--- flow/constraint.sdc ---
create_clock -name core_clock -period 3.16 [get_ports {clk}]
set_input_delay 0.6320 -clock core_clock [delete_from_list [all_inputs] [get_ports {clk}]]
set_output_delay 0.6320 -clock core_clock [all_outputs]
set_load 0.01 [all_outputs]
--- flow/design.v ---
`timescale 1ns/1ps
`default_nettype none
module half_adder_1(a, b, sum, c_out);
input wire a, b;
output logic sum, c_out;
always_comb begin
  sum = a ^ b; 
  c_out = a & b;
end
endmodule
`timescale 1ns/1ps
`default_nettype none
module full_adder_1(a, b, c_in, sum, c_out);
input wire a, b, c_in;
output logic sum, c_out;
logic a_bar;
logic b_bar;
logic c_in_bar;
always_comb begin
  a_bar = ~a;
  b_bar = ~b;
  c_in_bar = ~c_in;
  sum = (a_bar & b_bar & c_in) | (a_bar & b & c_in_bar) | (a & b_bar & c_in_bar) | (a & b & c_in);
  c_out = (b & c_in) | (a & b) | (a & c_in);
end
endmodule
`timescale 1ns/1ps
`default_nettype none
module full_adder_2(a, b, sum, c_out);
input wire [1:0] a, b;
output logic [1:0] sum;
output logic c_out;
logic half_adder_1_0_c_out;
half_adder_1 HALF_ADDER_1_0 (.a(a[0]), .b(b[0]), .sum(sum[0]), .c_out(half_adder_1_0_c_out));
full_adder_1 FULL_ADDER_1_0 (.a(a[1]), .b(b[1]), .c_in(half_adder_1_0_c_out), .sum(sum[1]), .c_out(c_out));
endmodule
`timescale 1ns/1ps
`default_nettype none
module full_adder_3(a, b, c_in, sum, c_out);
input wire [2:0] a;
input wire b, c_in;
output logic [2:0] sum;
output logic c_out;
logic full_adder_1_0_c_out;
logic full_adder_1_1_c_out;
full_adder_1 FULL_ADDER_1_0 (.a(a[0]), .b(b), .c_in(c_in), .sum(sum[0]), .c_out(full_adder_1_0_c_out));
full_adder_1 FULL_ADDER_1_1 (.a(a[1]), .b(1'b0), .c_in(full_adder_1_0_c_out), .sum(sum[1]), .c_out(full_adder_1_1_c_out));
full_adder_1 FULL_ADDER_1_2 (.a(a[2]), .b(1'b0), .c_in(full_adder_1_1_c_out), .sum(sum[2]), .c_out(c_out));
endmodule
`timescale 1ns/1ps
`default_nettype none
module adder_8_1_bits(a, sum, c_out);
input wire [7:0] a;
output logic [2:0] sum;
output logic c_out;
logic full_adder_1_0_sum, full_adder_1_0_c_out, full_adder_1_1_sum, full_adder_1_1_c_out, full_adder_2_0_c_out;
logic [1:0] full_adder_2_0_sum;
full_adder_1 FULL_ADDER_1_0(.a(a[0]), .b(a[1]), .c_in(a[2]), .sum(full_adder_1_0_sum), .c_out(full_adder_1_0_c_out));
full_adder_1 FULL_ADDER_1_1(.a(a[3]), .b(a[4]), .c_in(a[5]), .sum(full_adder_1_1_sum), .c_out(full_adder_1_1_c_out));
full_adder_2 FULL_ADDER_2_0(.a({full_adder_1_0_c_out, full_adder_1_0_sum}), .b({full_adder_1_1_c_out, full_adder_1_1_sum}), .sum(full_adder_2_0_sum), .c_out(full_adder_2_0_c_out));
full_adder_3 FULL_ADDER_3_0(.a({full_adder_2_0_c_out, full_adder_2_0_sum}), .b(a[6]), .c_in(a[7]), .sum(sum), .c_out(c_out));
endmodule
`timescale 1ns/1ps
`default_nettype none
module comparator(live, neighbors, out);
input wire live;
input wire [2:0] neighbors;
output logic out;
always_comb begin
  out = (live & ~neighbors[2] & neighbors[1] & ~neighbors[0]) | (~neighbors[2] & neighbors[1] & neighbors[0]);
end
endmodule
`default_nettype none
`timescale 1ns/1ps
module conway_cell(clk, rst, ena, state_0, state_d, state_q, neighbors);
input wire clk;
input wire rst;
input wire ena;
input wire state_0;
output logic state_d;  
output logic state_q;
input wire [7:0] neighbors;
logic [2:0] sum;
logic c_out;
adder_8_1_bits ADDER_8_1(
    .a(neighbors),
    .sum(sum),
    .c_out(c_out)
    );
comparator COMPARATOR(
    .live(state_q),
    .neighbors(sum),
    .out(state_d)
    );
always_ff @(posedge clk ) begin
    if (rst == 1) begin
        state_q <= state_0;
    end
    else if (ena == 1) begin
        state_q <= state_d;
    end
end
endmodule
`timescale 1ns/1ps
module decoder_1_to_2(ena, in, out);
input wire ena;
input wire in;
output logic [1:0] out;
logic in_bar;
always_comb begin
  out[1] = in & ena;
  in_bar = ~ in;
  out[0] = in_bar & ena;
end
endmodule
`timescale 1ns/1ps
module decoder_2_to_4(ena, in, out);
input wire ena;
input wire [1:0] in;
output logic [3:0] out;
logic b_bar;
logic [1:0] decoder_0_out;
logic [1:0] decoder_1_out;
decoder_1_to_2 DECODER_0 (.ena(b_bar), .in(in[0]), .out(decoder_0_out[1:0]));
decoder_1_to_2 DECODER_1 (.ena(in[1]), .in(in[0]), .out(decoder_1_out[1:0]));
always_comb begin
    b_bar = ~ in[1];
    out[3] = decoder_1_out[1] & ena;
    out[2] = decoder_1_out[0] & ena;
    out[1] = decoder_0_out[1] & ena;
    out[0] = decoder_0_out[0] & ena;
end
endmodule
`timescale 1ns/1ps
module decoder_3_to_8(ena, in, out);
input wire ena;
input wire [2:0] in;
output logic [7:0] out;
logic c_bar;
logic [3:0] decoder_0_out;
logic [3:0] decoder_1_out;
decoder_2_to_4 DECODER_0 (.ena(c_bar), .in(in[1:0]), .out(decoder_0_out));
decoder_2_to_4 DECODER_1 (.ena(in[2]), .in(in[1:0]), .out(decoder_1_out));
always_comb begin
  c_bar = ~in[2];
  out[7] = decoder_1_out[3] & ena;
  out[6] = decoder_1_out[2] & ena;
  out[5] = decoder_1_out[1] & ena;
  out[4] = decoder_1_out[0] & ena;
  out[3] = decoder_0_out[3] & ena;
  out[2] = decoder_0_out[2] & ena;
  out[1] = decoder_0_out[1] & ena;
  out[0] = decoder_0_out[0] & ena;
end
endmodule
`default_nettype none
`timescale 1ns/1ps
module led_array_driver(ena, x, cells, rows, cols);
parameter N=8;  
parameter ROWS=N;
parameter COLS=N;
input wire ena;
input wire [$clog2(N):0] x;
input wire [N*N-1:0] cells;
output logic [N-1:0] rows;
output logic [N-1:0] cols;
initial begin
  if ((N <= 0) || (N > 8)) begin
    $error("N must be within 0 and 8.");
  end
  if (ROWS != COLS) begin
    $error("Non square led arrays are not supported. (%dx%d)", ROWS, COLS);
  end
  if (ROWS < N) begin
    $error("ROWS/COLS must be >= than the size of the Conway Grid.");
  end
end
wire [N-1:0] x_decoded;
decoder_3_to_8 COL_DECODER(ena, x[$clog2(N)-1:0], x_decoded);
always_comb begin
  cols = x_decoded;
  rows[0] = ~cells[x*ROWS];
  rows[1] = ~cells[x*ROWS + 1];
  rows[2] = ~cells[x*ROWS + 2];
  rows[3] = ~cells[x*ROWS + 3];
  rows[4] = ~cells[x*ROWS + 4];
  rows[5] = ~cells[x*ROWS + 5];
  rows[6] = ~cells[x*ROWS + 6];
  rows[7] = ~cells[x*ROWS + 7];
end
endmodule
`default_nettype none  
module main(clk, buttons, init_cells, leds, rgb, cols, rows);
parameter game_divider = 8;  
parameter display_divider = 2;  
parameter N = 8;  
parameter M = N + 2;  
initial if (N < 3) $error("N has to be >= 3 to make for interesting patterns.");
initial if (M !== (N+2)) $error("M must N+2=%d, not %d", N+2,M);  
input wire clk;
input wire [1:0] buttons;
logic rst; always_comb rst = buttons[0];  
input wire [N*N-1:0] init_cells;  
output logic [1:0] leds;
output logic [2:0] rgb;
output wire [N-1:0] cols;
output wire [N-1:0] rows;
logic [game_divider:0] game_counter;
logic [display_divider:0] display_counter;
logic rst_game; always_comb rst_game = buttons[0] | buttons[1];
logic step_game;
logic [$clog2(N):0] x;
wire [M*M-1:0] bordered_cells_q;  
wire [M*M-1:0] bordered_cells_d; 
logic [M*M-1:0] bordered_cells_0;  
logic [N*N-1:0] cells_q;  
logic [N*N-1:0] cells_0;  
always_comb begin : io_logic 
    leds[0] = buttons[0] ^ buttons[1];
    leds[1] = buttons[0] & buttons[1];
    rgb[0] = ~( buttons[0] & ~buttons[1]);
    rgb[1] = ~(~buttons[0] &  buttons[1]);
    rgb[2] = ~( buttons[0] &  buttons[1]);
end
led_array_driver #(.ROWS(N), .COLS(N), .N(N)) LED_DRIVER (
  .ena(1'b1),
  .cells(cells_q),
  .x(x),
  .rows(rows[N-1:0]),
  .cols(cols[N-1:0])
);
generate
  genvar r;
  for (r = 0; r < M; r = r + 1) begin : init_rows
    if ((r == 0) || (r == M-1)) begin : border_row
      always_comb bordered_cells_0[M*(r+1)-1:M*r] = 0;
    end else begin : inner_row
      always_comb bordered_cells_0[M*(r+1)-1:M*r] = {1'b0, init_cells[N*r-1:N*(r-1)], 1'b0};
    end
  end
endgenerate
function int cell_index(int i, int j);
  cell_index = M*j + i;
endfunction
generate
  genvar i;
  genvar j;
  for (i = 0; i < M; i = i + 1) begin : cells_x
    for (j = 0; j < M; j = j + 1) begin : cells_y
      if ( (i > 0) && (i < (M-1)) && (j > 0) && (j < (M-1)) ) begin
        conway_cell CELL(
          .clk(clk), .rst(rst_game), .ena(step_game),
          .neighbors({
            bordered_cells_q[cell_index(i-1, j-1)],
            bordered_cells_q[cell_index(i-1, j  )],
            bordered_cells_q[cell_index(i-1, j+1)],
            bordered_cells_q[cell_index(i  , j+1)],
            bordered_cells_q[cell_index(i+1, j+1)],
            bordered_cells_q[cell_index(i+1, j  )],
            bordered_cells_q[cell_index(i+1, j-1)],
            bordered_cells_q[cell_index(i  , j-1)]
          }),
          .state_0(bordered_cells_0[cell_index(i, j)]),
          .state_d(bordered_cells_d[cell_index(i, j)]),
          .state_q(bordered_cells_q[cell_index(i, j)])
        );
      end else begin  
        assign bordered_cells_q[cell_index(i,j)] = bordered_cells_0[cell_index(i,j)];
        assign bordered_cells_d[cell_index(i,j)] = 0;
      end
    end
  end
  for (i = 0; i < N; i = i + 1) begin
    always_comb begin
        cells_q[N*(i+1)-1:N*i] = bordered_cells_q[M*(i+2)-2:M*(i+1)+1];
        cells_0[N*(i+1)-1:N*i] = bordered_cells_0[M*(i+2)-2:M*(i+1)+1];
    end
  end
endgenerate
parameter faster_divider = 15;
always_ff @(posedge clk) begin : clocks_and_dividers  
  if (rst) begin
      game_counter <= 0;
      display_counter <= 0;
      x <= 0;
  end
  else begin
      if (game_counter[game_divider]) begin
        game_counter <= 0;
      end
      else begin 
        game_counter <= game_counter + 1;
      end
      if(display_counter[display_divider]) begin
        display_counter <= 0;
        if(x >= (N-1)) begin
          x <= 0;
        end
        else begin
          x <= x + 1;
        end
      end
      else begin
        display_counter <= display_counter + 1;
      end
  end
end  
always_comb step_game = game_counter[game_divider];  
endmodule
`default_nettype wire  
--- flow/config.mk ---
export PLATFORM = sky130hd
export DESIGN_NAME = main
export DESIGN_NICKNAME = main
export VERILOG_FILES = /design/flow/design.v
export SDC_FILE = /design/flow/constraint.sdc
export NUM_CORES = 4
export LEC_CHECK = 0
export CAP_MARGIN = 20
export CORE_MARGIN = 2
export CORE_UTILIZATION = 35
export GPL_ROUTABILITY_DRIVEN = 0
export GPL_TIMING_DRIVEN = 0
export MAX_ROUTING_LAYER = met5
export MIN_ROUTING_LAYER = met1
export PLACE_DENSITY_LB_ADDON = 0.02
export SLEW_MARGIN = 20
--- flow/run.sh ---
#!/bin/bash
# the make line also repeats each setting of config.mk as NAME=value (left out here)
make -C /OpenROAD-flow-scripts/flow DESIGN_CONFIG=/design/flow/config.mk WORK_HOME=/design/flow/orfs CLKGATE_MAP_FILE= finish
==> metrics.csv, run 1 <==
stage;metric;value;unit
hold_path;min_path_cells;1;
clocking;clkTransAtPathRegs;0.07;ns
grt;grt_max_degree;37;
route;postRouteAntennaNets;0;
logic_synthesis;fp_nets;1546;
worst_setup_path;r2r-start;cells_x[2].cells_y[1].genblk1.CELL.state_q;
clocking;insertion_delay;0.37;ns
worst_setup_path;endpoint_kind;output port;
logic_synthesis;ys.flop_type;edfxtp_1;
logic_synthesis;netlist_area;0.01195;mm²
route;first_pass_iters;4;
clocking;cts_made_buffers;9;
final_layout;nets;1737;
floorplan;die_h;188.7;µm
timing;fin_crit_sh;95.18;%
final_layout;final_cell_area;0.01449;mm²
worst_setup_path;cp_slowest_cell;clkdlybuf4s50_1;
worst_setup_path;crit_start;x[2];
floorplan;initial_core_util;35.62;%
logic_synthesis;ys.flops;80;
route;vias_per_cell;4.482;
worst_setup_path;r2r-end;cells_x[2].cells_y[2].genblk1.CELL.state_q;
logic_synthesis;xor_share;3.299;%
worst_setup_path;path_cells;buf_6 > buf_12 > mux4_2 > nand2_1 > a21o_1 > clkdlybuf4s50_1;
worst_setup_path;crit_required;2.53;ns
timing;slew_headroom;32.42;%
worst_setup_path;worstPathBufferInverterCount;3;
final_layout;comb_area;0.008193;mm²
flow_run;warnings;69;
logic_synthesis;synth-area-yosys;0.01195;mm²
hold_path;hp-start;display_counter[0];
worst_setup_path;crit_fanout;10;
final_layout;syn2layout_area_growth;21.32;%
worst_setup_path;cp_top_family;buffers and inverters;
clocking;cts_tree;built;
route;antennaDiodeCount;0;
worst_setup_path;critPathCapture;rows[3];
floorplan;die_w;188.7;µm
clocking;clock_sink_count;80;
logic_synthesis;yosysWarnings;9;
worst_setup_path;cp.arrival;2.38;ns
route;drc;0;
final_layout;finalNonFillerCells;1776;
logic_synthesis;ys_cells;1132;
final_layout;regArea;0.002242;mm²
logic_synthesis;async_flop_share;0;%
floorplan;io_pins;88;
timing;min_period;3.008;ns
clocking;root_buffer;clkbuf_16;
worst_setup_path;timing.reg2reg.setup_slack;0.17;ns
logic_synthesis;area_leaders;fa_1 33%, edfxtp_1 16%, ha_1 16%;
worst_setup_path;max_stage_delay;0.55;ns
logic_synthesis;simple_gate_area_share;4.703;%
hold_path;min_to;display_counter[0];
logic_synthesis;synth_cell_type_count;40;
logic_synthesis;syn_avg_cell_area;10.55;µm²
worst_setup_path;cp.depth;6;
clocking;cts_htree_levels;3;
timing;final_hold_viol_count;0;
final_layout;fill_cells;3367;
placement;port_buffers;87;
grt;grt_pass1_vias;8245;
timing;fmax;0.3325;GHz
timing;slew_viol_final;0;
logic_synthesis;ys_sh_adder;48.66;%
flow_run;maxCapViolCount;0;
status;status;timing/DRC/antenna clean;
timing;clock_skew;0.008999;ns
route;drt_iter0_drc;329;
hold_path;min_path_type;flop to flop;
route;drt-total-wl;30630;µm
logic_synthesis;top_area_share;32.85;%
logic_synthesis;top_area_cell;fa_1;
worst_setup_path;start_kind;flop;
logic_synthesis;aoi_share;8.170;%
grt;grt_pass1_wl;47860;µm
worst_setup_path;crit_type;flop to output port;
floorplan;core;0.03353;mm²
grt;overflow;0;
grt;grt_use_total;18.12;%
logic_synthesis;yosysMostFrequentCell;inv_1;
logic_synthesis;ys_top_logic_family;adder cells;
logic_synthesis;ys_seq_share;18.77;%
timing;tightest_slew;1.014;ns
placement;placed_cells;1668;
placement;post_dp_cell_area;0.01341;mm²
route;routedWlPerCell;17.24;µm
route;num_vias;7960;
logic_synthesis;netlist_instances;1132;
floorplan;rows;67;
logic_synthesis;common_cells;369 x inv_1, 196 x fa_1, 151 x ha_1;
worst_setup_path;reg2reg_depth;9;
timing;setup_viol;0;
clocking;clock_path_buffers;2;
timing;fin_hold_ws;0.4288;ns
placement;dp.final_hpwl;23170;µm
timing;tns;0;ns
floorplan;chipArea;0.03562;mm²
grt;antenna_found_initial;0;
logic_synthesis;mux_area_share;3.614;%
logic_synthesis;synth-edff-count;64;
-- stage by stage --
stage	setup slack [ns]	utilization [%]
after floorplan	0.3982	-
after global placement	-1.225	39.90
after detailed placement	-0.3628	40.00
after CTS	0.02921	40.90
after global routing	-0.003734	43.22
final	0.1522	43.22
-- area by class of cell --
type	instances	share of cell area, %
multi-input combinational	659	56.54
sequential	80	15.47
timing repair buffer	178	10.86
inverter	370	10.16
tap	448	3.868
clock buffer	11	1.822
buffer	24	0.9929
clock inverter	5	0.2504
timing repair inverter	1	0.03454
-- what timing repair did --
action                     CTS  global route
setup endpoints to repair   12            79
cloned                       0             2
hold buffers                 0             0
resized                      1            28
buffers inserted             0            90
-- metal layers --
metal | track usage (%) | part of all wire (%)
met5 | 0 | 0
met2 | 30.88 | 49
met1 | 24.52 | 47
met3 | 2.906 | 2.8
met4 | 3.365 | 1.1
==> run 2: changes to the inputs <==
ABC_AREA = 1   (was unset)
CELL_PAD_IN_SITES_GLOBAL_PLACEMENT = 2   (was unset)
CORE_UTILIZATION = 40   (was 35)
CTS_CLUSTER_DIAMETER = 400   (was unset)
CTS_CLUSTER_SIZE = 100   (was unset)
GPL_ROUTABILITY_DRIVEN = unset   (was 0)
GPL_TIMING_DRIVEN = unset   (was 0)
HOLD_SLACK_MARGIN = -0.1   (was unset)
MAX_ROUTING_LAYER = unset   (was met5)
MIN_ROUTING_LAYER = unset   (was met1)
PLACE_DENSITY_LB_ADDON = unset   (was 0.02)
SETUP_SLACK_MARGIN = -0.69   (was unset)
SLEW_MARGIN = 0   (was 20)
clock period = 7.0 ns   (was 3.16 ns; I/O delays follow)
==> metrics.csv, run 2 <==
stage;metric;value;unit
grt;grt_pass1_wl;45470;µm
worst_setup_path;crit_start;buttons[0];
worst_setup_path;timing.reg2reg.setup_slack;4.17;ns
logic_synthesis;ys_cells;1276;
logic_synthesis;yosysMostFrequentCell;inv_1;
logic_synthesis;top_area_cell;fa_1;
floorplan;die_w;176.4;µm
logic_synthesis;ys.flops;80;
route;drt_iter0_drc;372;
logic_synthesis;aoi_share;3.526;%
floorplan;core;0.02948;mm²
route;vias_per_cell;4.576;
clocking;root_buffer;clkbuf_16;
logic_synthesis;netlist_instances;1276;
logic_synthesis;ys.flop_type;edfxtp_1;
worst_setup_path;crit_required;5.60;ns
worst_setup_path;cp_top_family;buffers and inverters;
hold_path;min_path_type;flop to flop;
clocking;holdBufCountCts;0;
flow_run;maxCapViolCount;0;
logic_synthesis;fp_nets;1690;
hold_path;min_path_cells;1;
clocking;cts_tree;built;
logic_synthesis;yosysWarnings;9;
worst_setup_path;cp_slowest_cell;clkdlybuf4s50_1;
clocking;cts_htree_levels;3;
timing;slew_viol_final;0;
logic_synthesis;syn_avg_cell_area;9.315;µm²
hold_path;hp-start;display_counter[0];
logic_synthesis;ys_top_logic_family;adder cells;
timing;clock_skew;0.01183;ns
clocking;clock_sink_count;80;
final_layout;syn2layout_area_growth;12.17;%
timing;min_period;4.336;ns
floorplan;chipArea;0.03111;mm²
worst_setup_path;start_kind;primary input;
worst_setup_path;r2r-end;cells_x[2].cells_y[1].genblk1.CELL.state_q;
clocking;insertion_delay;0.36;ns
clocking;clkTransAtPathRegs;0.08;ns
worst_setup_path;endpoint_kind;output port;
grt;grt_use_total;18.84;%
timing;setup_viol;0;
grt;overflow;0;
route;routedWlPerCell;15.17;µm
timing;fin_crit_sh;61.94;%
clocking;cts_made_buffers;9;
floorplan;initial_core_util;40.32;%
grt;grt_pass1_vias;8559;
logic_synthesis;synth-area-yosys;0.01189;mm²
logic_synthesis;synth-edff-count;64;
timing;slew_headroom;28.77;%
timing;fmax;0.2307;GHz
route;postRouteAntennaNets;0;
logic_synthesis;common_cells;348 x inv_1, 208 x nand2_1, 196 x fa_1;
worst_setup_path;r2r-start;cells_x[2].cells_y[2].genblk1.CELL.state_q;
placement;port_buffers;87;
timing;tns;0;ns
floorplan;io_pins;88;
status;status;timing/DRC/antenna clean;
placement;dp.final_hpwl;18670;µm
worst_setup_path;critPathCapture;leds[0];
flow_run;warnings;71;
worst_setup_path;cp.depth;4;
worst_setup_path;crit_path_frequent_cell;clkdlybuf4s50_1;
logic_synthesis;ys_sh_adder;48.91;%
worst_setup_path;crit_type;primary input to output port;
final_layout;finish.utilization;45.23;%
logic_synthesis;netlist_area;0.01189;mm²
logic_synthesis;top_area_share;33.01;%
placement;gp_congestion;0.7460;
final_layout;nets;1765;
worst_setup_path;reg2reg_depth;8;
final_layout;finalNonFillerCells;1746;
timing;final_hold_viol_count;0;
logic_synthesis;ys_seq_share;18.86;%
route;first_pass_iters;4;
grt;grt_max_degree;79;
clocking;clock_path_buffers;2;
worst_setup_path;max_stage_delay;0.58;ns
timing;fin_hold_ws;0.4278;ns
logic_synthesis;synth_cell_type_count;28;
timing;rsz0062_at_grt;no;
logic_synthesis;simple_gate_area_share;12.27;%
logic_synthesis;async_flop_share;0;%
route;antennaDiodeCount;0;
route;drc;0;
clocking;ctsResizeCount;0;
worst_setup_path;crit_fanout;5;
floorplan;die_h;176.4;µm
timing;tightest_slew;1.069;ns
logic_synthesis;xor_share;3.168;%
logic_synthesis;area_leaders;fa_1 33%, edfxtp_1 16%, ha_1 16%;
worst_setup_path;path_cells;clkdlybuf4s50_1 > inv_1 > ha_2 > clkdlybuf4s50_1;
route;num_vias;7990;
placement;placed_cells;1730;
floorplan;rows;63;
worst_setup_path;cp.arrival;2.94;ns
clocking;post-cts-setup-buffers;0;
grt;antenna_found_initial;0;
hold_path;min_to;display_counter[0];
route;drt-total-wl;26480;µm
logic_synthesis;mux_area_share;0.08421;%
worst_setup_path;worstPathBufferInverterCount;3;
==> run 2: metrics by stage <==
| step | setup slack (ns) | cell area [µm²] |
|---|---|---|
| floorplan | 3.163 | 11890 |
| global placement | 2.704 | 13050 |
| detailed placement | 2.651 | 13050 |
| CTS | 2.651 | 13330 |
| global route | 2.606 | 13330 |
| finish | 2.664 | 13330 |
==> run 2: routing by layer <==
metal	routed length [µm]	track usage, %	vias to the layer above	share of wire, %
li1	-	-	3994	-
met5	0	0	-	0
met2	12650	32.09	77	48
met4	261	3.547	0	0.99
met1	12850	26.05	3905	49
met3	719	2.239	14	2.7
==> run 2: final cells by class <==
| cell class | instances | area (µm²) |
|---|---|---|
| timing repair buffer | 91 | 900.9 |
| multi-input combinational | 816 | 8080 |
| clock inverter | 7 | 61.31 |
| fill | 2962 | 16150 |
| clock buffer | 9 | 225.2 |
| sequential | 80 | 2242 |
| tap | 390 | 488.0 |
| inverter | 353 | 1335 |
==> run 3: changes to the inputs <==
ABC_AREA = unset   (was 1)
CELL_PAD_IN_SITES_GLOBAL_PLACEMENT = unset   (was 2)
CORE_UTILIZATION = 68   (was 40)
CTS_CLUSTER_DIAMETER = 52   (was 400)
CTS_CLUSTER_SIZE = 41   (was 100)
HOLD_SLACK_MARGIN = unset   (was -0.1)
SETUP_SLACK_MARGIN = unset   (was -0.69)
SLEW_MARGIN = 20   (was 0)
clock period = 2.62 ns   (was 7.0 ns; I/O delays follow)
==> metrics.csv, run 3 <==
stage;metric;value;unit
status;status;did not finish;
logic_synthesis;aoi_share;8.170;%
logic_synthesis;syn_avg_cell_area;10.55;µm²
logic_synthesis;synth_cell_type_count;40;
floorplan;die_w;136.5;µm
logic_synthesis;netlist_area;0.01195;mm²
logic_synthesis;fp_nets;1546;
logic_synthesis;mux_area_share;3.614;%
placement;placed_cells;1587;
logic_synthesis;netlist_instances;1132;
clocking;cts_htree_levels;3;
placement;post_dp_cell_area;0.01448;mm²
logic_synthesis;ys.flops;80;
logic_synthesis;yosysWarnings;9;
logic_synthesis;ys.flop_type;edfxtp_1;
floorplan;rows;48;
floorplan;die_h;136.5;µm
status;error_message;[ERROR GRT-0232] Routing congestion too high. Check the congestion heatmap in the GUI.;
logic_synthesis;synth-edff-count;64;
clocking;cts_made_buffers;9;
logic_synthesis;top_area_share;32.85;%
logic_synthesis;ys_cells;1132;
grt;overflow;1442;
floorplan;io_pins;88;
placement;port_buffers;87;
floorplan;chipArea;0.01864;mm²
status;haltStage;global routing;
logic_synthesis;yosysMostFrequentCell;inv_1;
floorplan;initial_core_util;69.30;%
logic_synthesis;common_cells;369 x inv_1, 196 x fa_1, 151 x ha_1;
clocking;clock_sink_count;80;
logic_synthesis;xor_share;3.299;%
logic_synthesis;synth-area-yosys;0.01195;mm²
grt;grt_use_total;95.62;%
logic_synthesis;ys_seq_share;18.77;%
clocking;clock_path_buffers;2;
floorplan;core;0.01724;mm²
logic_synthesis;async_flop_share;0;%
logic_synthesis;simple_gate_area_share;4.703;%
logic_synthesis;top_area_cell;fa_1;
logic_synthesis;ys_sh_adder;48.66;%
logic_synthesis;area_leaders;fa_1 33%, edfxtp_1 16%, ha_1 16%;
clocking;root_buffer;clkbuf_16;
placement;gp_congestion;0.8357;
placement;dp.final_hpwl;21720;µm
logic_synthesis;ys_top_logic_family;adder cells;
run 3: metal layers:
metal  GRT overflow  global-route usage [%]
met5              0                   18.89
met4            399                   115.8
met3              5                   69.22
met2           1031                   126.0
met1              7                   84.17
run 3: per-stage QoR:
stage	setup WS [ns]	hold slack, ns	setup TNS, ns
detailed placement	-0.2981	0.4159	-7.368
floorplan	-0.1418	0.3977	-2.812
CTS	-0.2721	0.4278	-6.466
global placement	-0.2011	0.4090	-4.854
run 3: timing repair:
| item | in CTS |
|---|---|
| pin swaps | 147 |
| gates resized | 237 |
| setup endpoints to repair | 53 |
| hold buffers | 0 |
| cloned | 0 |
| buffers inserted | 52 |
==> run 4: changes to the inputs <==
ABC_AREA = 1   (was unset)
CAP_MARGIN = 30   (was 20)
CORE_ASPECT_RATIO = 0.5   (was unset)
CORE_UTILIZATION = 69   (was 68)
CTS_CLUSTER_DIAMETER = 372   (was 52)
CTS_CLUSTER_SIZE = 98   (was 41)
PLACE_DENSITY = 0.9   (was unset)
SETUP_SLACK_MARGIN = 0.22   (was unset)
TNS_END_PERCENT = 5   (was unset)
clock period = 2.53 ns   (was 2.62 ns; I/O delays follow)
==> metrics.csv, run 4 <==
stage;metric;value;unit
status;status;did not finish;
status;haltStage;global routing;
status;error_message;[ERROR GRT-0232] Routing congestion too high. Check the congestion heatmap in the GUI.;
logic_synthesis;yosysWarnings;9;
floorplan;core;0.01660;mm²
clocking;clock_sink_count;80;
logic_synthesis;synth_cell_type_count;28;
clocking;cts_htree_levels;3;
placement;dp.final_hpwl;25030;µm
logic_synthesis;xor_share;3.168;%
floorplan;initial_core_util;71.61;%
clocking;cts_made_buffers;9;
logic_synthesis;simple_gate_area_share;12.27;%
logic_synthesis;netlist_area;0.01189;mm²
clocking;root_buffer;clkbuf_16;
clocking;clock_path_buffers;2;
logic_synthesis;ys.flop_type;edfxtp_1;
logic_synthesis;synth-edff-count;64;
floorplan;io_pins;88;
floorplan;die_w;189.6;µm
grt;overflow;81;
logic_synthesis;netlist_instances;1276;
logic_synthesis;syn_avg_cell_area;9.315;µm²
logic_synthesis;area_leaders;fa_1 33%, edfxtp_1 16%, ha_1 16%;
logic_synthesis;common_cells;348 x inv_1, 208 x nand2_1, 196 x fa_1;
placement;placed_cells;1681;
logic_synthesis;async_flop_share;0;%
floorplan;die_h;96.81;µm
logic_synthesis;ys_seq_share;18.86;%
logic_synthesis;aoi_share;3.526;%
floorplan;chipArea;0.01836;mm²
placement;gp_congestion;0.8517;
logic_synthesis;mux_area_share;0.08421;%
logic_synthesis;ys_cells;1276;
floorplan;rows;33;
logic_synthesis;top_area_cell;fa_1;
logic_synthesis;ys_top_logic_family;adder cells;
logic_synthesis;ys_sh_adder;48.91;%
logic_synthesis;synth-area-yosys;0.01189;mm²
grt;grt_use_total;82.03;%
logic_synthesis;fp_nets;1690;
logic_synthesis;yosysMostFrequentCell;inv_1;
logic_synthesis;ys.flops;80;
placement;port_buffers;87;
logic_synthesis;top_area_share;33.01;%
## run 4: repair_timing
| item | 4_1_cts |
|---|---|
| setup buffers | 36 |
| setup endpoints to repair | 76 |
| pin swaps | 73 |
| resized | 180 |
| endpoints found under the hold margin | 0 |
| hold buffers | 0 |
## run 4: routing by layer
layer / track usage, % / GRT overflow
met5: 39.56 / 0
met2: 93.01 / 41
met4: 81.28 / 39
met1: 82.93 / 1
met3: 72.64 / 0
## run 4: per-stage QoR
stage	worst slack [ns]	setup TNS (ns)	util (%)	cell area (µm²)
2_1_floorplan	-0.05227	-0.1081	-	11890
3_3_place_gp	-0.04478	-0.3840	83.51	13860
3_5_place_dp	-0.3002	-5.213	83.51	13860
4_1_cts	-0.2441	-7.139	89.79	14900
==> run 5: changes to the inputs <==
ABC_AREA = unset   (was 1)
CAP_MARGIN = 20   (was 30)
CORE_ASPECT_RATIO = unset   (was 0.5)
CORE_MARGIN = 7   (was 2)
CORE_UTILIZATION = 40   (was 69)
CTS_CLUSTER_DIAMETER = 250   (was 372)
CTS_CLUSTER_SIZE = 95   (was 98)
PLACE_DENSITY = 0.6   (was 0.9)
SETUP_SLACK_MARGIN = unset   (was 0.22)
TNS_END_PERCENT = 20   (was 5)
clock period = 7.0 ns   (was 2.53 ns; I/O delays follow)
==> metrics.csv, run 5 <==
stage;metric;value;unit
route;drt_iter0_drc;393;
logic_synthesis;ys_seq_share;18.77;%
hold_path;hp-start;display_counter[0];
logic_synthesis;area_leaders;fa_1 33%, edfxtp_1 16%, ha_1 16%;
floorplan;chipArea;0.03490;mm²
worst_setup_path;path_cells;clkinv_1 > ha_1 > and2_1 > clkdlybuf4s50_1;
final_layout;nets;1623;
hold_path;min_path_cells;1;
timing;rsz0062_at_grt;no;
logic_synthesis;ys_cells;1132;
timing;clock_skew;0.01115;ns
logic_synthesis;ys_sh_adder;48.66;%
floorplan;die_h;186.8;µm
worst_setup_path;worstPathBufferInverterCount;2;
logic_synthesis;ys_top_logic_family;adder cells;
timing;slew_viol_final;0;
placement;post_dp_cell_area;0.01321;mm²
placement;placed_cells;1588;
clocking;cts_tree;built;
timing;slew_headroom;29.71;%
route;num_vias;7631;
grt;grt_max_degree;83;
route;drc;0;
grt;grt_use_total;15.35;%
placement;port_buffers;87;
worst_setup_path;cp_slowest_cell;dfxtp_1;
worst_setup_path;critPathCapture;cols[6];
route;routedWlPerCell;15.78;µm
clocking;insertion_delay;0.36;ns
grt;grt_pass1_wl;43260;µm
floorplan;rows;63;
timing;fin_crit_sh;65.68;%
worst_setup_path;start_kind;flop;
clocking;holdBufCountCts;0;
route;first_pass_iters;4;
floorplan;die_w;186.8;µm
worst_setup_path;reg2reg_depth;11;
flow_run;warnings;69;
final_layout;finalNonFillerCells;1604;
grt;grt_pass1_vias;8348;
timing;setup_viol;0;
worst_setup_path;endpoint_kind;output port;
logic_synthesis;netlist_area;0.01195;mm²
floorplan;io_pins;88;
final_layout;final_cell_area;0.01354;mm²
worst_setup_path;crit_type;flop to output port;
clocking;cts_made_buffers;9;
worst_setup_path;cp_top_family;buffers and inverters;
timing;tns;0;ns
status;status;timing/DRC/antenna clean;
floorplan;core;0.02948;mm²
logic_synthesis;mux_area_share;3.614;%
hold_path;min_to;display_counter[0];
logic_synthesis;async_flop_share;0;%
logic_synthesis;simple_gate_area_share;4.703;%
logic_synthesis;syn_avg_cell_area;10.55;µm²
placement;gp_congestion;0.8021;
worst_setup_path;crit_required;5.60;ns
logic_synthesis;fp_nets;1546;
timing;tightest_slew;1.054;ns
final_layout;syn2layout_area_growth;13.31;%
worst_setup_path;crit_start;x[0];
worst_setup_path;cp.depth;4;
logic_synthesis;top_area_cell;fa_1;
logic_synthesis;top_area_share;32.85;%
timing;min_period;4.597;ns
logic_synthesis;synth_cell_type_count;40;
hold_path;min_path_type;flop to flop;
clocking;post-cts-setup-buffers;0;
logic_synthesis;xor_share;3.299;%
timing;final_hold_viol_count;0;
worst_setup_path;crit_fanout;13;
route;postRouteAntennaNets;0;
clocking;clock_path_buffers;2;
logic_synthesis;yosysMostFrequentCell;inv_1;
grt;antenna_found_initial;0;
clocking;root_buffer;clkbuf_16;
clocking;clkTransAtPathRegs;0.08;ns
floorplan;initial_core_util;40.52;%
logic_synthesis;common_cells;369 x inv_1, 196 x fa_1, 151 x ha_1;
logic_synthesis;synth-area-yosys;0.01195;mm²
logic_synthesis;yosysWarnings;9;
logic_synthesis;ys.flops;80;
timing;fin_hold_ws;0.4284;ns
route;vias_per_cell;4.757;
timing;fmax;0.2175;GHz
worst_setup_path;timing.reg2reg.setup_slack;3.94;ns
worst_setup_path;cp.arrival;3.20;ns
clocking;cts_htree_levels;3;
logic_synthesis;netlist_instances;1132;
flow_run;maxCapViolCount;0;
placement;dp.final_hpwl;19610;µm
logic_synthesis;synth-edff-count;64;
clocking;clock_sink_count;80;
route;drt-total-wl;25320;µm
grt;overflow;0;
clocking;ctsResizeCount;0;
worst_setup_path;r2r-end;cells_x[7].cells_y[6].genblk1.CELL.state_q;
route;antennaDiodeCount;0;
worst_setup_path;r2r-start;cells_x[7].cells_y[7].genblk1.CELL.state_q;
worst_setup_path;max_stage_delay;0.89;ns
logic_synthesis;aoi_share;8.170;%
logic_synthesis;ys.flop_type;edfxtp_1;
## run 5: routing by layer
layer | GRT usage (%) | share of wire (%) | vias to the layer above
met5 | 0 | 0 | -
met2 | 26.65 | 49 | 128
met4 | 3.417 | 1.5 | 0
met1 | 20.08 | 46 | 3831
met3 | 2.442 | 3.5 | 20
li1 | - | - | 3652
## run 5: per-stage QoR
stage	util (%)	worst slack, ns
6_report	45.91	2.403
3_3_place_gp	44.81	2.521
5_1_grt	45.91	2.266
4_1_cts	45.91	2.396
2_1_floorplan	-	2.956
3_5_place_dp	44.81	2.477
## run 5: area by class of cell
type | count | area, µm²
repair buffers | 90 | 893.4
fillers | 2806 | 15950
multi-input cells | 658 | 8197
clock buffers | 10 | 250.2
flip-flops and latches | 80 | 2242
well taps | 390 | 488.0
inverters | 370 | 1389
clock inverters | 6 | 76.32
==> run 6: changes to the inputs <==
CORE_MARGIN = 2   (was 7)
CORE_UTILIZATION = 39   (was 40)
CTS_CLUSTER_DIAMETER = unset   (was 250)
CTS_CLUSTER_SIZE = unset   (was 95)
TNS_END_PERCENT = unset   (was 20)
clock period = 9.5 ns   (was 7.0 ns; I/O delays follow)
==> metrics.csv, run 6 <==
stage;metric;value;unit
logic_synthesis;area_leaders;fa_1 33%, edfxtp_1 16%, ha_1 16%;
worst_setup_path;worstPathBufferInverterCount;4;
clocking;clock_path_buffers;2;
floorplan;rows;64;
status;status;timing/DRC/antenna clean;
route;routedWlPerCell;15.42;µm
worst_setup_path;reg2reg_depth;9;
grt;grt_pass1_wl;42270;µm
clocking;insertion_delay;0.36;ns
hold_path;min_path_cells;1;
placement;gp_congestion;0.7648;
clocking;clock_sink_count;80;
logic_synthesis;ys.flop_type;edfxtp_1;
route;postRouteAntennaNets;0;
placement;port_buffers;87;
timing;fmax;0.1812;GHz
timing;fin_crit_sh;58.08;%
logic_synthesis;netlist_instances;1132;
floorplan;initial_core_util;39.36;%
final_layout;syn2layout_area_growth;13.41;%
flow_run;maxCapViolCount;0;
flow_run;warnings;69;
clocking;post-cts-setup-buffers;0;
hold_path;min_path_type;flop to flop;
worst_setup_path;path_cells;clkdlybuf4s50_1 > inv_1 > ha_1 > inv_1 > clkdlybuf4s50_1;
timing;tns;0;ns
worst_setup_path;cp.arrival;3.62;ns
timing;clock_skew;0.009727;ns
worst_setup_path;critPathCapture;rgb[1];
logic_synthesis;ys_cells;1132;
logic_synthesis;yosysMostFrequentCell;inv_1;
worst_setup_path;timing.reg2reg.setup_slack;6.46;ns
logic_synthesis;ys_top_logic_family;adder cells;
logic_synthesis;netlist_area;0.01195;mm²
timing;setup_viol;0;
timing;rsz0062_at_grt;no;
logic_synthesis;mux_area_share;3.614;%
hold_path;hp-start;display_counter[0];
worst_setup_path;cp.depth;5;
worst_setup_path;crit_fanout;12;
worst_setup_path;max_stage_delay;0.73;ns
route;first_pass_iters;4;
worst_setup_path;crit_type;primary input to output port;
clocking;cts_made_buffers;9;
worst_setup_path;endpoint_kind;output port;
grt;grt_max_degree;66;
worst_setup_path;cp_slowest_cell;clkdlybuf4s50_1;
clocking;holdBufCountCts;0;
placement;dp.final_hpwl;19330;µm
grt;grt_pass1_vias;8114;
route;num_vias;7534;
clocking;cts_htree_levels;3;
logic_synthesis;ys_sh_adder;48.66;%
route;vias_per_cell;4.677;
logic_synthesis;fp_nets;1546;
clocking;ctsResizeCount;0;
grt;grt_use_total;17.13;%
logic_synthesis;xor_share;3.299;%
floorplan;chipArea;0.03204;mm²
route;antennaDiodeCount;0;
floorplan;die_h;179.0;µm
clocking;root_buffer;clkbuf_16;
logic_synthesis;simple_gate_area_share;4.703;%
clocking;clkTransAtPathRegs;0.07;ns
logic_synthesis;ys_seq_share;18.77;%
grt;overflow;0;
logic_synthesis;synth-edff-count;64;
final_layout;nets;1624;
floorplan;die_w;179.0;µm
route;drt_iter0_drc;297;
logic_synthesis;synth_cell_type_count;40;
worst_setup_path;r2r-end;cells_x[6].cells_y[5].genblk1.CELL.state_q;
hold_path;min_to;display_counter[0];
timing;slew_viol_final;0;
timing;final_hold_viol_count;0;
floorplan;io_pins;88;
timing;min_period;5.518;ns
logic_synthesis;syn_avg_cell_area;10.55;µm²
floorplan;core;0.03035;mm²
logic_synthesis;common_cells;369 x inv_1, 196 x fa_1, 151 x ha_1;
route;drc;0;
logic_synthesis;top_area_share;32.85;%
timing;tightest_slew;0.8085;ns
route;drt-total-wl;24840;µm
timing;slew_headroom;46.03;%
worst_setup_path;cp_top_family;buffers and inverters;
grt;antenna_found_initial;0;
logic_synthesis;yosysWarnings;9;
worst_setup_path;crit_start;buttons[0];
logic_synthesis;ys.flops;80;
logic_synthesis;aoi_share;8.170;%
clocking;cts_tree;built;
worst_setup_path;r2r-start;cells_x[7].cells_y[4].genblk1.CELL.state_q;
worst_setup_path;crit_required;7.60;ns
logic_synthesis;async_flop_share;0;%
logic_synthesis;synth-area-yosys;0.01195;mm²
logic_synthesis;top_area_cell;fa_1;
worst_setup_path;start_kind;primary input;
## run 6: metal layers
layer,vias to the layer above,global-route usage (%),routed length (µm)
li1,3647,-,-
met1,3748,22.84,11080
met2,126,29.66,12370
met3,13,2.672,1111
met4,0,3.184,285
met5,-,0,0
## run 6: layout make-up
type | instances | area, µm²
fillers | 2896 | 16800
multi-input cells | 658 | 8197
flip-flops and latches | 80 | 2242
inverters | 370 | 1389
repair buffers | 91 | 920.9
well taps | 396 | 495.5
clock buffers | 10 | 250.2
clock inverters | 6 | 52.55
## run 6: metrics by stage
step           hold slack, ns  worst slack, ns  cell area (µm²)  std cells  util, %
3_5_place_dp           0.4114            3.979            13220       1594    43.55
4_1_cts                0.4236            3.971            13520       1610    44.55
6_report               0.4206            3.982            13550       1611    44.64
2_1_floorplan          0.3977            4.956            11950       1132        -
5_1_grt                0.4475            3.886            13550       1611    44.64
3_3_place_gp           0.4085            4.023            13220       1594    43.55
==> run 7: changes to the inputs <==
ABC_AREA = 1   (was unset)
CORE_UTILIZATION = 69   (was 39)
CTS_CLUSTER_SIZE = 98   (was unset)
clock period = 4.95 ns   (was 9.5 ns; I/O delays follow)
==> metrics.csv, run 7 <==
stage;metric;value;unit
worst_setup_path;path_cells;buf_4 > inv_6 > nand2_1 > nand3_1 > nand3_1 > nand3_1 > clkdlybuf4s50_1;
logic_synthesis;async_flop_share;0;%
clocking;clock_path_buffers;2;
timing;final_hold_viol_count;0;
final_layout;syn2layout_area_growth;10.77;%
logic_synthesis;fp_nets;1690;
hold_path;min_path_cells;1;
timing;fin_hold_ws;0.4262;ns
timing;slew_viol_final;0;
timing;slew_headroom;40.89;%
grt;grt_pass1_wl;43240;µm
worst_setup_path;r2r-end;cells_x[6].cells_y[3].genblk1.CELL.state_q;
status;status;timing/DRC/antenna clean;
logic_synthesis;mux_area_share;0.08421;%
worst_setup_path;crit_type;flop to output port;
logic_synthesis;netlist_instances;1276;
grt;grt_pass1_vias;9119;
logic_synthesis;area_leaders;fa_1 33%, edfxtp_1 16%, ha_1 16%;
placement;placed_cells;1562;
timing;clock_skew;0.007112;ns
worst_setup_path;worstPathBufferInverterCount;3;
floorplan;chipArea;0.01829;mm²
logic_synthesis;netlist_area;0.01189;mm²
floorplan;initial_core_util;71.17;%
hold_path;min_to;display_counter[0];
worst_setup_path;crit_required;3.96;ns
logic_synthesis;yosysMostFrequentCell;inv_1;
worst_setup_path;critPathCapture;rows[5];
worst_setup_path;reg2reg_depth;10;
floorplan;die_w;135.3;µm
worst_setup_path;cp_slowest_cell;dfxtp_1;
route;vias_per_cell;5.312;
worst_setup_path;crit_path_frequent_cell;nand3_1;
clocking;insertion_delay;0.36;ns
route;antennaDiodeCount;0;
final_layout;final_cell_area;0.01317;mm²
worst_setup_path;max_stage_delay;0.74;ns
logic_synthesis;ys_sh_adder;48.91;%
route;drc;0;
floorplan;die_h;135.3;µm
worst_setup_path;crit_fanout;34;
clocking;ctsResizeCount;0;
timing;fmax;0.2774;GHz
logic_synthesis;top_area_share;33.01;%
logic_synthesis;simple_gate_area_share;12.27;%
logic_synthesis;ys_cells;1276;
clocking;cts_htree_levels;3;
clocking;holdBufCountCts;0;
route;drt_iter0_drc;492;
clocking;post-cts-setup-buffers;0;
worst_setup_path;timing.reg2reg.setup_slack;2.08;ns
worst_setup_path;cp_top_family;buffers and inverters;
route;postRouteAntennaNets;0;
logic_synthesis;ys.flops;80;
timing;tns;0;ns
logic_synthesis;ys.flop_type;edfxtp_1;
clocking;root_buffer;clkbuf_16;
final_layout;finish.utilization;78.84;%
floorplan;io_pins;88;
grt;antenna_found_initial;0;
route;routedWlPerCell;16.03;µm
grt;grt_use_total;30.27;%
flow_run;maxCapViolCount;0;
logic_synthesis;ys_top_logic_family;adder cells;
placement;dp.final_hpwl;19010;µm
placement;post_dp_cell_area;0.01286;mm²
logic_synthesis;synth-edff-count;64;
final_layout;finalNonFillerCells;1578;
floorplan;core;0.01670;mm²
logic_synthesis;aoi_share;3.526;%
timing;worst_slack;1.345;ns
clocking;cts_made_buffers;9;
placement;gp_congestion;0.7916;
floorplan;rows;47;
logic_synthesis;top_area_cell;fa_1;
worst_setup_path;r2r-start;cells_x[7].cells_y[2].genblk1.CELL.state_q;
logic_synthesis;common_cells;348 x inv_1, 208 x nand2_1, 196 x fa_1;
flow_run;warnings;71;
final_layout;fill_cells;1182;
route;drt-total-wl;25300;µm
worst_setup_path;cp.depth;7;
logic_synthesis;syn_avg_cell_area;9.315;µm²
clocking;clkTransAtPathRegs;0.07;ns
timing;fin_crit_sh;72.84;%
worst_setup_path;cp.arrival;2.62;ns
logic_synthesis;yosysWarnings;9;
worst_setup_path;crit_start;x[0];
placement;port_buffers;87;
logic_synthesis;ys_seq_share;18.86;%
route;first_pass_iters;5;
clocking;cts_tree;built;
hold_path;hp-start;display_counter[0];
timing;min_period;3.605;ns
timing;rsz0062_at_grt;no;
logic_synthesis;synth_cell_type_count;28;
logic_synthesis;synth-area-yosys;0.01189;mm²
route;num_vias;8382;
clocking;clock_sink_count;80;
timing;tightest_slew;0.8867;ns
final_layout;nets;1767;
logic_synthesis;xor_share;3.168;%
hold_path;min_path_type;flop to flop;
worst_setup_path;endpoint_kind;output port;
placement;pre_cts_ws;1.472;ns
timing;setup_viol;0;
grt;overflow;0;
grt;grt_max_degree;79;
worst_setup_path;start_kind;flop;
[run 7: final cells by class]
class                           count  area [µm²]  share of cell area (%)
Sequential cell                    80        2242                   17.03
Tap cell                          220       275.3                   2.091
Clock buffer                       10       250.2                   1.901
Timing Repair Buffer               93       928.4                   7.051
Multi-Input combinational cell    816        8080                   61.37
Inverter                          353        1335                   10.14
Clock inverter                      6       55.05                  0.4181
[run 7: per-layer routing]
layer,vias to the layer above,GRT usage (%),part of all wire [%]
li1,3992,-,-
met3,37,3.891,4.8
met5,-,0,0
met2,243,54.43,52
met4,0,9.201,1.7
met1,4110,38.48,41
==> run 8: changes to the inputs <==
ABC_AREA = unset   (was 1)
CELL_PAD_IN_SITES_DETAIL_PLACEMENT = 0   (was unset)
CELL_PAD_IN_SITES_GLOBAL_PLACEMENT = 3   (was unset)
CORE_UTILIZATION = 68   (was 69)
CTS_CLUSTER_DIAMETER = 243   (was unset)
CTS_CLUSTER_SIZE = unset   (was 98)
HOLD_SLACK_MARGIN = -0.02   (was unset)
PLACE_DENSITY = 0.81   (was 0.6)
SETUP_SLACK_MARGIN = 0.69   (was unset)
clock period = 7.59 ns   (was 4.95 ns; I/O delays follow)
==> metrics.csv, run 8 <==
stage;metric;value;unit
logic_synthesis;simple_gate_area_share;4.703;%
logic_synthesis;aoi_share;8.170;%
logic_synthesis;top_area_share;32.85;%
logic_synthesis;fp_nets;1546;
logic_synthesis;mux_area_share;3.614;%
floorplan;die_w;136.5;µm
logic_synthesis;ys.flop_type;edfxtp_1;
floorplan;initial_core_util;69.30;%
logic_synthesis;synth_cell_type_count;40;
logic_synthesis;ys_cells;1132;
logic_synthesis;xor_share;3.299;%
logic_synthesis;synth-edff-count;64;
logic_synthesis;yosysMostFrequentCell;inv_1;
status;error_message;[ERROR GPL-0301] Utilization 125.460 % exceeds 100%.;
logic_synthesis;ys.flops;80;
status;haltStage;global placement without I/O;
logic_synthesis;syn_avg_cell_area;10.55;µm²
status;status;did not finish;
logic_synthesis;ys_sh_adder;48.66;%
logic_synthesis;async_flop_share;0;%
logic_synthesis;top_area_cell;fa_1;
logic_synthesis;netlist_area;0.01195;mm²
logic_synthesis;ys_seq_share;18.77;%
logic_synthesis;synth-area-yosys;0.01195;mm²
floorplan;core;0.01724;mm²
floorplan;chipArea;0.01864;mm²
floorplan;rows;48;
logic_synthesis;yosysWarnings;9;
logic_synthesis;common_cells;369 x inv_1, 196 x fa_1, 151 x ha_1;
floorplan;die_h;136.5;µm
logic_synthesis;netlist_instances;1132;
logic_synthesis;ys_top_logic_family;adder cells;
logic_synthesis;area_leaders;fa_1 33%, edfxtp_1 16%, ha_1 16%;
==> run 9: changes to the inputs <==
ABC_AREA = 1   (was unset)
CELL_PAD_IN_SITES_DETAIL_PLACEMENT = unset   (was 0)
CELL_PAD_IN_SITES_GLOBAL_PLACEMENT = unset   (was 3)
CORE_UTILIZATION = 72   (was 68)
CTS_CLUSTER_DIAMETER = 54   (was 243)
CTS_CLUSTER_SIZE = 73   (was unset)
GPL_ROUTABILITY_DRIVEN = 0   (was unset)
HOLD_SLACK_MARGIN = unset   (was -0.02)
PLACE_DENSITY = unset   (was 0.81)
PLACE_DENSITY_LB_ADDON = 0.02   (was unset)
SETUP_SLACK_MARGIN = 0.27   (was 0.69)
clock period = 2.94 ns   (was 7.59 ns; I/O delays follow)
==> metrics.csv, run 9 <==
stage;metric;value;unit
clocking;cts_made_buffers;9;
logic_synthesis;ys_top_logic_family;adder cells;
floorplan;initial_core_util;74.29;%
clocking;clock_path_buffers;2;
logic_synthesis;synth_cell_type_count;28;
placement;pre_cts_ws;0.1280;ns
logic_synthesis;async_flop_share;0;%
logic_synthesis;synth-area-yosys;0.01189;mm²
logic_synthesis;area_leaders;fa_1 33%, edfxtp_1 16%, ha_1 16%;
logic_synthesis;xor_share;3.168;%
floorplan;io_pins;88;
floorplan;die_w;132.5;µm
floorplan;chipArea;0.01755;mm²
floorplan;core;0.01600;mm²
logic_synthesis;mux_area_share;0.08421;%
status;status;did not finish;
logic_synthesis;ys.flop_type;edfxtp_1;
clocking;holdBufCountCts;0;
grt;overflow;1473;
logic_synthesis;top_area_share;33.01;%
clocking;cts_htree_levels;3;
floorplan;rows;46;
logic_synthesis;yosysMostFrequentCell;inv_1;
placement;dp.final_hpwl;19480;µm
logic_synthesis;netlist_instances;1276;
grt;grt_use_total;99.69;%
clocking;clock_sink_count;80;
logic_synthesis;netlist_area;0.01189;mm²
floorplan;die_h;132.5;µm
placement;port_buffers;87;
logic_synthesis;yosysWarnings;9;
logic_synthesis;fp_nets;1690;
logic_synthesis;ys.flops;80;
logic_synthesis;synth-edff-count;64;
logic_synthesis;ys_seq_share;18.86;%
clocking;root_buffer;clkbuf_16;
logic_synthesis;common_cells;348 x inv_1, 208 x nand2_1, 196 x fa_1;
status;error_message;[ERROR GRT-0232] Routing congestion too high. Check the congestion heatmap in the GUI.;
logic_synthesis;simple_gate_area_share;12.27;%
logic_synthesis;ys_sh_adder;48.91;%
status;haltStage;global routing;
logic_synthesis;syn_avg_cell_area;9.315;µm²
logic_synthesis;ys_cells;1276;
logic_synthesis;aoi_share;3.526;%
logic_synthesis;top_area_cell;fa_1;
==> run 9: timing repair <==
action                                  in CTS
buffers inserted                            79
resized                                     67
pin swaps                                   19
endpoints found under the setup margin      48
==> run 9: stage by stage <==
stage | cells | utilization [%] | hold WS (ns) | instance area [µm²]
4_1_cts | 1693 | 90.09 | 0.4510 | 14420
3_5_place_dp | 1598 | 82.38 | 0.4345 | 13180
3_3_place_gp | 1598 | 82.38 | 0.4123 | 13180
2_1_floorplan | 1276 | - | 0.3992 | 11890
==> run 9: per-layer routing <==
layer / GRT usage (%) / overflow
met1: 90.66 / 9
met2: 129.5 / 1112
met3: 75.13 / 6
met4: 112.8 / 346
met5: 24.17 / 0
==> run 10: changes to the inputs <==
ABC_AREA = unset   (was 1)
CTS_CLUSTER_DIAMETER = 80   (was 54)
CTS_CLUSTER_SIZE = 25   (was 73)
GPL_ROUTABILITY_DRIVEN = unset   (was 0)
PLACE_DENSITY_LB_ADDON = unset   (was 0.02)
SETUP_SLACK_MARGIN = -0.24   (was 0.27)
clock period = 2.65 ns   (was 2.94 ns; I/O delays follow)
==> metrics.csv, run 10 <==
stage;metric;value;unit
logic_synthesis;yosysWarnings;9;
logic_synthesis;syn_avg_cell_area;10.55;µm²
logic_synthesis;ys.flops;80;
worst_setup_path;start_kind;flop;
worst_setup_path;worstPathBufferInverterCount;3;
route;drc;0;
clocking;holdBufCountCts;0;
worst_setup_path;cp_slowest_cell;fa_1;
logic_synthesis;ys_cells;1132;
worst_setup_path;crit_fanout;6;
logic_synthesis;ys_seq_share;18.77;%
clocking;clock_path_buffers;2;
worst_setup_path;r2r-start;cells_x[5].cells_y[6].genblk1.CELL.state_q;
clocking;cts_tree;built;
logic_synthesis;async_flop_share;0;%
logic_synthesis;xor_share;3.299;%
status;so.violations;setup timing;
final_layout;fill_cells;282;
route;postRouteAntennaNets;0;
route;drt_iter0_drc;1876;
worst_setup_path;endpoint_kind;flop;
logic_synthesis;top_area_cell;fa_1;
grt;grt_max_degree;65;
final_layout;finalNonFillerCells;1653;
placement;dp.final_hpwl;20750;µm
hold_path;min_to;display_counter[0];
route;first_pass_iters;9;
timing;worst_slack;-0.8193;ns
logic_synthesis;top_area_share;32.85;%
floorplan;die_h;132.8;µm
clocking;clkTransAtPathRegs;0.08;ns
floorplan;io_pins;88;
logic_synthesis;aoi_share;8.170;%
logic_synthesis;yosysMostFrequentCell;inv_1;
logic_synthesis;ys.flop_type;edfxtp_1;
worst_setup_path;path_cells;clkinvlp_4 > buf_4 > fa_1 > inv_2 > ha_4 > fa_1 > ha_4 > xor2_2 > a21oi_2 > a31o_2;
floorplan;rows;47;
placement;placed_cells;1570;
floorplan;core;0.01641;mm²
timing;setup_viol;57;
status;status;complete, but fails checks;
logic_synthesis;synth-area-yosys;0.01195;mm²
clocking;cts_made_buffers;9;
worst_setup_path;reg2reg_depth;10;
timing;rsz0062_at_grt;yes;
route;vias_per_cell;6.828;
placement;port_buffers;87;
grt;grt_pass1_vias;9967;
timing;fmax;0.2882;GHz
flow_run;maxCapViolCount;0;
hold_path;hp-start;display_counter[0];
placement;gp_congestion;0.8781;
grt;overflow;0;
timing;slew_headroom;54.90;%
logic_synthesis;netlist_instances;1132;
clocking;cts_htree_levels;3;
logic_synthesis;ys_sh_adder;48.66;%
route;routedWlPerCell;29.76;µm
clocking;insertion_delay;0.38;ns
timing;fin_crit_sh;130.9;%
logic_synthesis;area_leaders;fa_1 33%, edfxtp_1 16%, ha_1 16%;
logic_synthesis;netlist_area;0.01195;mm²
flow_run;warnings;73;
worst_setup_path;crit_required;2.79;ns
final_layout;syn2layout_area_growth;32.86;%
route;drt-total-wl;49190;µm
worst_setup_path;critPathCapture;cells_x[5].cells_y[5].genblk1.CELL.state_q;
worst_setup_path;crit_type;flop to flop;
grt;antenna_found_initial;6;
worst_setup_path;r2r-end;cells_x[5].cells_y[5].genblk1.CELL.state_q;
worst_setup_path;timing.reg2reg.setup_slack;-0.82;ns
hold_path;min_path_cells;1;
worst_setup_path;crit_start;cells_x[5].cells_y[6].genblk1.CELL.state_q;
grt;grt_use_total;36.67;%
logic_synthesis;synth-edff-count;64;
clocking;clock_sink_count;80;
logic_synthesis;simple_gate_area_share;4.703;%
floorplan;initial_core_util;72.81;%
worst_setup_path;max_stage_delay;0.54;ns
route;num_vias;11290;
clocking;root_buffer;clkbuf_16;
floorplan;chipArea;0.01764;mm²
timing;slew_viol_final;0;
logic_synthesis;mux_area_share;3.614;%
logic_synthesis;fp_nets;1546;
timing;min_period;3.469;ns
logic_synthesis;synth_cell_type_count;40;
floorplan;die_w;132.8;µm
final_layout;finish.utilization;96.73;%
hold_path;min_path_type;flop to flop;
final_layout;nets;1838;
timing;final_hold_viol_count;0;
worst_setup_path;cp.arrival;3.61;ns
grt;grt_pass1_wl;49670;µm
timing;tightest_slew;0.6756;ns
worst_setup_path;cp.depth;10;
worst_setup_path;cp_top_family;adder cells;
timing;clock_skew;0.006920;ns
logic_synthesis;common_cells;369 x inv_1, 196 x fa_1, 151 x ha_1;
logic_synthesis;ys_top_logic_family;adder cells;
-- run 10: layer usage --
metal / wire length [µm] / GRT usage, % / up-vias
li1: - / - / 4079
met1: 14500 / 43.28 / 5242
met2: 21550 / 65.86 / 1376
met3: 6920 / 5.057 / 583
met4: 6145 / 18.34 / 6
met5: 81 / 0 / -
-- run 10: area by class of cell --
cell class                 count  area (µm²)  area share (%)
antenna                        4       10.01         0.06307
clock buffer                  11       264.0           1.664
clock inverter                 5       43.79          0.2759
inverter                     370        1449           9.130
multi-input combinational    658        8915           56.17
sequential                    80        2245           14.14
tap                          220       275.3           1.734
timing repair buffer         304        2661           16.77
timing repair inverter         1       7.507         0.04730
-- run 10: metrics by stage --
step	setup slack [ns]	instance area, µm²	setup TNS (ns)	hold WS, ns
detailed placement	-0.2429	14210	-6.460	0.4455
floorplan	-0.1118	11950	-1.980	0.3977
finish	-0.8193	15870	-21.17	0.4670
CTS	-0.3135	14780	-10.04	0.4739
global route	-0.8477	15860	-23.26	0.4643
global placement	-0.1330	14210	-3.778	0.4103
-- run 10: repair_timing --
action / CTS / global route
resized: 46 / 170
buffers inserted: 12 / 57
setup endpoints to repair: 10 / 42
cloned: 1 / 1
pin swaps: 38 / 114
==> run 11: changes to the inputs <==
ABC_AREA = 1   (was unset)
CTS_CLUSTER_DIAMETER = 274   (was 80)
CTS_CLUSTER_SIZE = 73   (was 25)
PLACE_DENSITY_LB_ADDON = 0.02   (was unset)
SETUP_SLACK_MARGIN = unset   (was -0.24)
TNS_END_PERCENT = 5   (was unset)
clock period = 2.79 ns   (was 2.65 ns; I/O delays follow)
==> metrics.csv, run 11 <==
stage;metric;value;unit
status;status;complete, but fails checks;
status;so.violations;setup timing;
worst_setup_path;crit_fanout;5;
final_layout;fill_cells;771;
hold_path;min_path_type;flop to flop;
logic_synthesis;yosysMostFrequentCell;inv_1;
placement;port_buffers;87;
hold_path;min_path_cells;1;
logic_synthesis;synth_cell_type_count;28;
floorplan;rows;46;
worst_setup_path;critPathCapture;cells_x[6].cells_y[5].genblk1.CELL.state_q;
worst_setup_path;start_kind;flop;
worst_setup_path;cp_top_family;adder cells;
final_layout;final_cell_area;0.01415;mm²
worst_setup_path;worstPathBufferInverterCount;5;
logic_synthesis;ys_cells;1276;
timing;slew_viol_final;0;
worst_setup_path;crit_type;flop to flop;
logic_synthesis;top_area_share;33.01;%
placement;gp_congestion;0.8333;
logic_synthesis;netlist_area;0.01189;mm²
logic_synthesis;simple_gate_area_share;12.27;%
worst_setup_path;crit_start;cells_x[7].cells_y[5].genblk1.CELL.state_q;
worst_setup_path;endpoint_kind;flop;
grt;grt_pass1_wl;46600;µm
floorplan;die_h;132.5;µm
route;antennaDiodeCount;0;
grt;grt_max_degree;79;
floorplan;chipArea;0.01755;mm²
timing;setup_viol;12;
hold_path;hp-start;display_counter[0];
worst_setup_path;r2r-start;cells_x[7].cells_y[5].genblk1.CELL.state_q;
grt;overflow;0;
route;vias_per_cell;5.633;
worst_setup_path;max_stage_delay;0.52;ns
timing;clock_skew;0.007934;ns
route;drt-total-wl;30260;µm
logic_synthesis;common_cells;348 x inv_1, 208 x nand2_1, 196 x fa_1;
logic_synthesis;ys.flop_type;edfxtp_1;
worst_setup_path;timing.reg2reg.setup_slack;-0.26;ns
floorplan;io_pins;88;
clocking;clock_sink_count;80;
worst_setup_path;cp.depth;11;
timing;tns;-1.121;ns
logic_synthesis;synth-area-yosys;0.01189;mm²
worst_setup_path;cp.arrival;3.15;ns
logic_synthesis;netlist_instances;1276;
timing;fin_hold_ws;0.4246;ns
timing;fin_crit_sh;109.5;%
timing;worst_slack;-0.2638;ns
logic_synthesis;mux_area_share;0.08421;%
timing;slew_headroom;61.25;%
placement;dp.final_hpwl;21010;µm
logic_synthesis;ys_sh_adder;48.91;%
clocking;insertion_delay;0.36;ns
logic_synthesis;ys_seq_share;18.86;%
timing;fmax;0.3275;GHz
route;postRouteAntennaNets;0;
worst_setup_path;reg2reg_depth;11;
route;drt_iter0_drc;951;
worst_setup_path;r2r-end;cells_x[6].cells_y[5].genblk1.CELL.state_q;
floorplan;initial_core_util;74.29;%
worst_setup_path;cp_slowest_cell;fa_1;
route;routedWlPerCell;18.08;µm
logic_synthesis;xor_share;3.168;%
logic_synthesis;syn_avg_cell_area;9.315;µm²
logic_synthesis;fp_nets;1690;
logic_synthesis;area_leaders;fa_1 33%, edfxtp_1 16%, ha_1 16%;
route;num_vias;9429;
logic_synthesis;synth-edff-count;64;
worst_setup_path;crit_path_frequent_cell;inv_1;
timing;min_period;3.054;ns
final_layout;nets;1867;
logic_synthesis;ys_top_logic_family;adder cells;
flow_run;warnings;71;
logic_synthesis;async_flop_share;0;%
flow_run;maxCapViolCount;0;
route;drc;0;
logic_synthesis;ys.flops;80;
logic_synthesis;aoi_share;3.526;%
worst_setup_path;crit_required;2.89;ns
grt;antenna_found_initial;0;
clocking;clkTransAtPathRegs;0.07;ns
grt;grt_pass1_vias;10060;
worst_setup_path;path_cells;clkinvlp_4 > buf_6 > fa_1 > inv_1 > ha_1 > inv_1 > fa_1 > inv_1 > ha_1 > xor2_1 > o21ai_1;
grt;grt_use_total;33.17;%
placement;post_dp_cell_area;0.01351;mm²
clocking;cts_htree_levels;3;
hold_path;min_to;display_counter[0];
clocking;holdBufCountCts;0;
clocking;cts_made_buffers;9;
logic_synthesis;top_area_cell;fa_1;
timing;tightest_slew;0.5813;ns
final_layout;syn2layout_area_growth;19.07;%
floorplan;die_w;132.5;µm
timing;rsz0062_at_grt;yes;
clocking;clock_path_buffers;2;
timing;final_hold_viol_count;0;
route;first_pass_iters;8;
logic_synthesis;yosysWarnings;9;
clocking;root_buffer;clkbuf_16;
clocking;cts_tree;built;
floorplan;core;0.01600;mm²
==> run 11: repair_timing <==
| action | 4_1_cts | 5_1_grt |
|---|---|---|
| pin swaps | 0 | 6 |
| endpoints found under the hold margin | 0 | 0 |
| setup endpoints to repair | 2 | 30 |
| gates resized | 1 | 28 |
| setup buffers | 2 | 26 |
| cloned | 0 | 0 |
==> run 11: layout make-up <==
type / instances / area, µm² / area share [%]
well taps: 216 / 270.3 / 1.909
repair buffers: 193 / 1846 / 13.04
clock inverters: 7 / 85.08 / 0.6011
multi-input cells: 816 / 8113 / 57.32
flip-flops and latches: 80 / 2242 / 15.84
clock buffers: 9 / 225.2 / 1.591
inverters: 353 / 1373 / 9.698
==> run 11: metal layers <==
layer | up-vias | wire (µm) | track usage (%)
li1 | 4190 | - | -
met1 | 4601 | 11150 | 40.67
met2 | 519 | 15730 | 59.15
met3 | 119 | 2101 | 4.559
met4 | 0 | 1277 | 13.92
met5 | - | 0 | 0
==> run 11: through the flow <==
step | setup slack [ns] | std cells | util, %
global route | -0.2987 | 1674 | 88.46
floorplan | 0.2077 | 1276 | -
detailed placement | 0.01885 | 1630 | 84.43
global placement | 0.1426 | 1630 | 84.43
CTS | -0.03004 | 1648 | 86.49
finish | -0.2638 | 1674 | 88.46
